try-amber:
Design ALU, start of the top module:
module ALU(
    clk,
    rst_n,
    valid,
    ready,
    mode,
    in_A,
    in_B,
    out
);
    input         clk, rst_n;
    input         valid;
    input  [1:0]  mode;  
    output        ready;
    input  [31:0] in_A, in_B;
    output [63:0] out;
    parameter IDLE = 3'd0;
    parameter MUL  = 3'd1;
    parameter DIV  = 3'd2;
    parameter AND = 3'd3;
    parameter OR = 3'd4;
    parameter OUT  = 3'd5;
    reg  [ 2:0] state, state_nxt;
    reg  [ 4:0] counter, counter_nxt;
    reg  [63:0] shreg, shreg_nxt;
    reg  [31:0] alu_in, alu_in_nxt;
    reg  [32:0] alu_out;
    reg         ready;
    assign out = shreg;
    always @(*) begin
        if(state==OUT) ready = 1;
        else ready = 0;
    end
    always @(*) begin
        case(state)
            IDLE: begin
                if(!valid)                state_nxt = IDLE;
                else if(valid && mode==0) state_nxt = MUL;
                else if(valid && mode==1) state_nxt = DIV;
                else if(valid && mode==2) state_nxt = AND;
                else                      state_nxt = OR;
            end
            MUL : state_nxt = (counter==31) ? OUT : MUL;
            DIV : state_nxt = (counter==31) ? OUT : DIV;
            AND : state_nxt = OUT;
            OR  : state_nxt = OUT;
            OUT : state_nxt = IDLE;
            default : state_nxt = IDLE;
        endcase
    end
    always @(*) begin
        if(state==MUL && counter<31) begin
            counter_nxt = counter + 1;
        end
        else if(state==DIV && counter<31) begin
            counter_nxt = counter + 1;
        end
        else begin
            counter_nxt = 0;
        end
  ...
Size: ~1300 cells after synthesis, ~10000 sq um of cells after synthesis.
clock: 3.48 ns
lec_check: 0
cap_margin: 20
core_margin: 2
core_utilization: 69
cts_cluster_diameter: 32
cts_cluster_size: 23
setup_slack_margin: 0.6
slew_margin: 20
run.sh (not shown) runs the stock make flow with config.mk's settings and CLKGATE_MAP_FILE=.
Status(try-amber) = ERROR, stage = clock tree synthesis
Input-level comparison between try-indigo and try-amber:
- SETUP_SLACK_MARGIN: 0.6 -> unset
- CTS_CLUSTER_DIAMETER: 32 -> unset
- CORE_ASPECT_RATIO: unset -> 0.5
- TNS_END_PERCENT: unset -> 5
- CTS_CLUSTER_SIZE: 23 -> unset
- the clock period (ns, I/O delays scaled along): 3.48 -> 8.0
- try-indigo finished every stage and its layout cleared the timing, design-rule and antenna checks.
- try-amber: it failed during clock tree synthesis, and the tool reported DPL-0033.
- Changes observed in try-indigo relative to try-amber: combined area of all synthesized cells held steady, area fraction in full adders, half adders and majority gates held, number of placed cells counting well taps shows a reduction of 72.
- In the reports for try-indigo and try-amber, the larger number of placement rows belongs to try-amber.
- try-indigo vs try-amber — area of the die climbed slightly
- Delta (try-indigo minus try-amber): post-place setup slack grew by 3.91 ns, synthesized cell count closely matched the old numbers.
Input-level comparison between try-tundra and try-indigo:
- changing CAP_MARGIN from 20 to 40
- setting CELL_PAD_IN_SITES_DETAIL_PLACEMENT to 1 for the first time
- setting ABC_AREA to 1 for the first time
- removing CORE_ASPECT_RATIO (formerly 0.5)
- changing TNS_END_PERCENT from 5 to 40
- changing CORE_UTILIZATION from 69 to 49
- setting MAX_ROUTING_LAYER to met4 for the first time
- setting MIN_ROUTING_LAYER to met2 for the first time
- changing SLEW_MARGIN from 20 to 10
- changing CORE_MARGIN from 2 to 3
- setting CTS_CLUSTER_SIZE to 81 for the first time
- setting CELL_PAD_IN_SITES_GLOBAL_PLACEMENT to 1 for the first time
Findings:
Status(try-tundra) = ERROR, stage = global routing. For the core utilization before placement, try-tundra came in 22 points lower than try-indigo did. Diff try-indigo..try-tundra | clock tree buffer depth | unchanged. Taking try-tundra over try-indigo, the number of cells produced by synthesis ratio works out to 1.4.
Edits applied to the flow inputs when going from try-tundra to try-violet:
- ABC_AREA removed (was 1)
- CORE_MARGIN changed from 3 to 2
- MIN_ROUTING_LAYER removed (was met2)
- TNS_END_PERCENT changed from 40 to 85
- CTS_CLUSTER_DIAMETER newly set to 303
- CAP_MARGIN changed from 40 to 30
- CORE_UTILIZATION changed from 49 to 20
- GPL_TIMING_DRIVEN newly set to 1
- CTS_CLUSTER_SIZE removed (was 81)
- PLACE_DENSITY newly set to 0.81
- SLEW_MARGIN changed from 10 to 25
- the clock period (ns, I/O delays scaled along) changed from 8.0 to 4.58
==> comparison <==
Looking only at xor and xnor fraction of the mapped netlist area, and setting everything else aside, the lower value of try-violet and try-tundra goes to try-tundra. Initial standard-cell utilization of the core (higher): try-tundra. In the flow results for try-violet and try-tundra, the area figure in the yosys stat output is larger on try-tundra. Every stage of the flow completed for try-violet, and the final layout passed the timing, design-rule and antenna checks. Sort try-violet and try-tundra by post-synthesis area per instance, descending, and try-violet comes first. On try-violet: fraction of synthesized area in multiplexers is 1.7 points higher than what try-tundra gave.

* * *

build 16:
ALU again, from the RTL that the note above started with.
export LEC_CHECK = 0
export CAP_MARGIN = 20
export CORE_MARGIN = 2
export CORE_UTILIZATION = 65
export CTS_CLUSTER_DIAMETER = 32
export SETUP_SLACK_MARGIN = 0.6
export SLEW_MARGIN = 20
export TNS_END_PERCENT = 5
create_clock -name core_clock -period 3.48 [get_ports {clk}]
In build 16 the implementation ran to completion but is not tape-out ready, as the final checks report negative setup slack.
The following lists how build 98 was set up differently from build 16:
--- a/flow/config.mk
+++ b/flow/config.mk
@@ -8,7 +8,4 @@
 export CAP_MARGIN = 20
 export CORE_MARGIN = 2
-export CORE_UTILIZATION = 65
-export CTS_CLUSTER_DIAMETER = 32
-export SETUP_SLACK_MARGIN = 0.6
+export CORE_UTILIZATION = 40
 export SLEW_MARGIN = 20
-export TNS_END_PERCENT = 5
==> flow/constraint.sdc <==
create_clock -name core_clock -period 4.05 [get_ports {clk}]
set_input_delay 0.8100 -clock core_clock [delete_from_list [all_inputs] [get_ports {clk}]]
set_output_delay 0.8100 -clock core_clock [all_outputs]
set_load 0.01 [all_outputs]
Build 98 | stages: all done | timing, DRC, antenna: all pass
Diff build 16..build 98 | number of I/O port buffers | negligible
Diff build 16 -> build 98: clock period minus final worst setup slack went up by 0.037 ns, wire length of the first global-routing pass now sits lower, cell area reported after detailed placement moved down.
What build 40 does differently from build 98 at the input level:
--- a/flow/config.mk
+++ b/flow/config.mk
@@ -7,5 +7,6 @@
 export LEC_CHECK = 0
 export CAP_MARGIN = 20
+export CORE_ASPECT_RATIO = 0.5
 export CORE_MARGIN = 2
-export CORE_UTILIZATION = 40
+export CORE_UTILIZATION = 72
 export SLEW_MARGIN = 20
==> flow/constraint.sdc <==
create_clock -name core_clock -period 8.0 [get_ports {clk}]
set_input_delay 1.6000 -clock core_clock [delete_from_list [all_inputs] [get_ports {clk}]]
set_output_delay 1.6000 -clock core_clock [all_outputs]
set_load 0.01 [all_outputs]
## What came out
Longest individual stage delay on the worst path is higher on build 40
Looking at number of global-route vias before repair, build 40 sits 6.2% higher than build 98 does.
Of build 40 and build 98, it is build 40 that has the higher fraction of area in registers.
For the clock period minus worst slack, build 40 came in 0.56 ns higher than build 98 did.
Final worst slack ends up higher on build 40.
Inputs modified between build 40 and build 71:
--- a/flow/config.mk
+++ b/flow/config.mk
@@ -7,6 +7,8 @@
 export LEC_CHECK = 0
 export CAP_MARGIN = 20
-export CORE_ASPECT_RATIO = 0.5
 export CORE_MARGIN = 2
-export CORE_UTILIZATION = 72
+export CORE_UTILIZATION = 40
+export CTS_CLUSTER_DIAMETER = 278
+export CTS_CLUSTER_SIZE = 98
+export PLACE_DENSITY = 0.35
 export SLEW_MARGIN = 20
## What came out
- Build 40 → build 71: clock-buffer cell count went down by 1; critical path depth went down by 1.
- [compare] base=build 40 new=build 71: routed wire length grew by 3000 um; design area went up by 200 um2; via count of the first global-routing pass down 1021; routability congestion estimate lost 14%; number of cells traversed by the worst register-to-register path went down.
- The estimated power of build 71 ends up lower than the estimate for build 40.

* * *

The RTL this note starts from:
==> flow/design.v <==
module ALU(
    clk,
    rst_n,
    valid,
    ready,
    mode,
    in_A,
    in_B,
    out
);
    input         clk, rst_n;
    input         valid;
    input  [1:0]  mode;  
    output        ready;
    input  [31:0] in_A, in_B;
    output [63:0] out;
    parameter IDLE = 3'd0;
    parameter MUL  = 3'd1;
    parameter DIV  = 3'd2;
    parameter AND = 3'd3;
    parameter OR = 3'd4;
    parameter OUT  = 3'd5;
    reg  [ 2:0] state, state_nxt;
    reg  [ 4:0] counter, counter_nxt;
    reg  [63:0] shreg, shreg_nxt;
    reg  [31:0] alu_in, alu_in_nxt;
    reg  [32:0] alu_out;
    reg         ready;
    assign out = shreg;
    always @(*) begin
        if(state==OUT) ready = 1;
        else ready = 0;
    end
    always @(*) begin
        case(state)
            IDLE: begin
                if(!valid)                state_nxt = IDLE;
                else if(valid && mode==0) state_nxt = MUL;
                else if(valid && mode==1) state_nxt = DIV;
                else if(valid && mode==2) state_nxt = AND;
                else                      state_nxt = OR;
            end
            MUL : state_nxt = (counter==31) ? OUT : MUL;
            DIV : state_nxt = (counter==31) ? OUT : DIV;
            AND : state_nxt = OUT;
            OR  : state_nxt = OUT;
            OUT : state_nxt = IDLE;
            default : state_nxt = IDLE;
        endcase
    end
    always @(*) begin
        if(state==MUL && counter<31) begin
            counter_nxt = counter + 1;
        end
        else if(state==DIV && counter<31) begin
            counter_nxt = counter + 1;
        end
        else begin
            counter_nxt = 0;
        end
    end
    always @(*) begin
        case(state)
            IDLE: begin
                if (valid) begin
                    alu_in_nxt = in_B;
                end
                else begin
                    alu_in_nxt = 0;
                end
            end
            OUT : begin
                alu_in_nxt = 0;
            end
            default: begin
                alu_in_nxt = alu_in;
            end
        endcase
    end
    always @(*) begin
        case(state)
            IDLE: alu_out = 0;
            MUL : begin
                if(shreg[0]==1)
                    alu_out = alu_in + shreg[63:32];
                else
                    alu_out = shreg[63:32];
            end
            DIV : begin
                if(shreg[62:31]>=alu_in) begin
                    alu_out = shreg[62:31] - alu_in;
                end
                else begin 
                    alu_out = shreg[62:31];
                end
            end
            AND : alu_out = shreg[31:0] & alu_in;
            OR  : alu_out = shreg[31:0] | alu_in;
            OUT : alu_out = 0;
            default : alu_out = 0;
        endcase
    end
    always @(*) begin
        case(state)
            IDLE: begin
                if (valid) begin
                    shreg_nxt[31:0] = in_A;
                    shreg_nxt[63:32] = 32'b0;
                end
                else begin
                    shreg_nxt[31:0] = 0;
                    shreg_nxt[63:32] = 32'b0;
                end
            end
            MUL : begin
                shreg_nxt = {alu_out, shreg[31:1]};
            end
            DIV : begin
                shreg_nxt = {alu_out[31:0], shreg[30:0], (shreg[62:31]>=alu_in)};
            end
            AND : shreg_nxt = {31'b0, alu_out};
            OR  : shreg_nxt = {31'b0, alu_out};
            OUT :  
            shreg_nxt = shreg;
            default :  
            shreg_nxt = shreg;
        endcase
    end
    always @(posedge clk or negedge rst_n) begin
        if (!rst_n) begin
            state <= IDLE;
            counter <= 0;
            shreg <= 0;
            alu_in <= 0;
        end
        else begin
            state <= state_nxt;
            counter <= counter_nxt;
            shreg <= shreg_nxt;
            alu_in <= alu_in_nxt;
        end
    end
endmodule
export LEC_CHECK = 0
export CAP_MARGIN = 20
export CORE_MARGIN = 2
export CORE_UTILIZATION = 67
export CTS_CLUSTER_DIAMETER = 28
export CTS_CLUSTER_SIZE = 26
export SETUP_SLACK_MARGIN = 0.48
export SLEW_MARGIN = 20
create_clock -name core_clock -period 3.37 [get_ports {clk}]
The starting point stopped in 5_1_grt with DPL-0038.
Rerun with:
Settings changed: CORE_UTILIZATION 67 to 57, CTS_CLUSTER_DIAMETER 28 to 379, CTS_CLUSTER_SIZE 26 to 100, SETUP_SLACK_MARGIN 0.48 to unset.
Clock period 3.37 ns to 8.0 ns, I/O delays scaled along.
The changed run went through all stages and came out clean; die size increases by 17%; synthesized cell count stays the same; synthesized area does not change.
Rerun with:
Settings changed: ABC_AREA set to 1, CORE_UTILIZATION 57 to 72, CTS_CLUSTER_DIAMETER 379 to unset, CTS_CLUSTER_SIZE 100 to unset.
Clock period 8.0 ns to 3.48 ns, I/O delays scaled along.
The new run passed the timing, design-rule and antenna checks.
Sequential share of layout area is lower by 2.6 points.
Power rose by about 140%.
Setup slack loses 3.7 ns.
Register-to-register slack got worse by 3.7 ns.
Final area climbs by about 12%.
Routed wire length increases by about 28%.
First-iteration DRC count climbs by about 100%.
Rerun with:
Settings changed: ABC_AREA 1 to unset, CORE_UTILIZATION 72 to 40.
Clock period 3.48 ns to 8.0 ns, I/O delays scaled along.
After rerunning: Area after synthesis is lower by 12%; final cell count fell by 22%; non-clock buffer count is lower by 19; die area came out higher by 56%; count of clock-buffer cells in the layout drops by 1; total power shrinks by 59%.
Rerun with:
Settings changed: CAP_MARGIN 20 to 0, CELL_PAD_IN_SITES_DETAIL_PLACEMENT set to 1, CELL_PAD_IN_SITES_GLOBAL_PLACEMENT set to 1, CORE_UTILIZATION 40 to 20, CTS_CLUSTER_DIAMETER set to 303, PLACE_DENSITY set to 0.81.
After rerunning:
- The new run ran to the end with no violations
- utilization decreases by 23 points
- register-to-register slack loses 0.07 ns
- via count increases by about 2.5%
- power increases by 3.3%
- worst hold slack loses 0.0037 ns
Rerun with:
Settings changed: CAP_MARGIN 0 to 20, CELL_PAD_IN_SITES_DETAIL_PLACEMENT 1 to unset, CELL_PAD_IN_SITES_GLOBAL_PLACEMENT 1 to unset, CORE_UTILIZATION 20 to 22, CTS_CLUSTER_DIAMETER 303 to unset, PLACE_DENSITY 0.81 to unset.
Clock period 8.0 ns to 11.9 ns, I/O delays scaled along.
What happened:
- The changed run ran to the end with no violations
- clock-buffer cell count does not change
- area after synthesis is unchanged
- via count shrinks by a few percent
- total power shrinks by a quarter to a third
- worst hold slack improves by 0.0084 ns
- non-clock buffer count shrinks by 2
Power figures rest on the tool's default switching activity, not on a simulated workload.
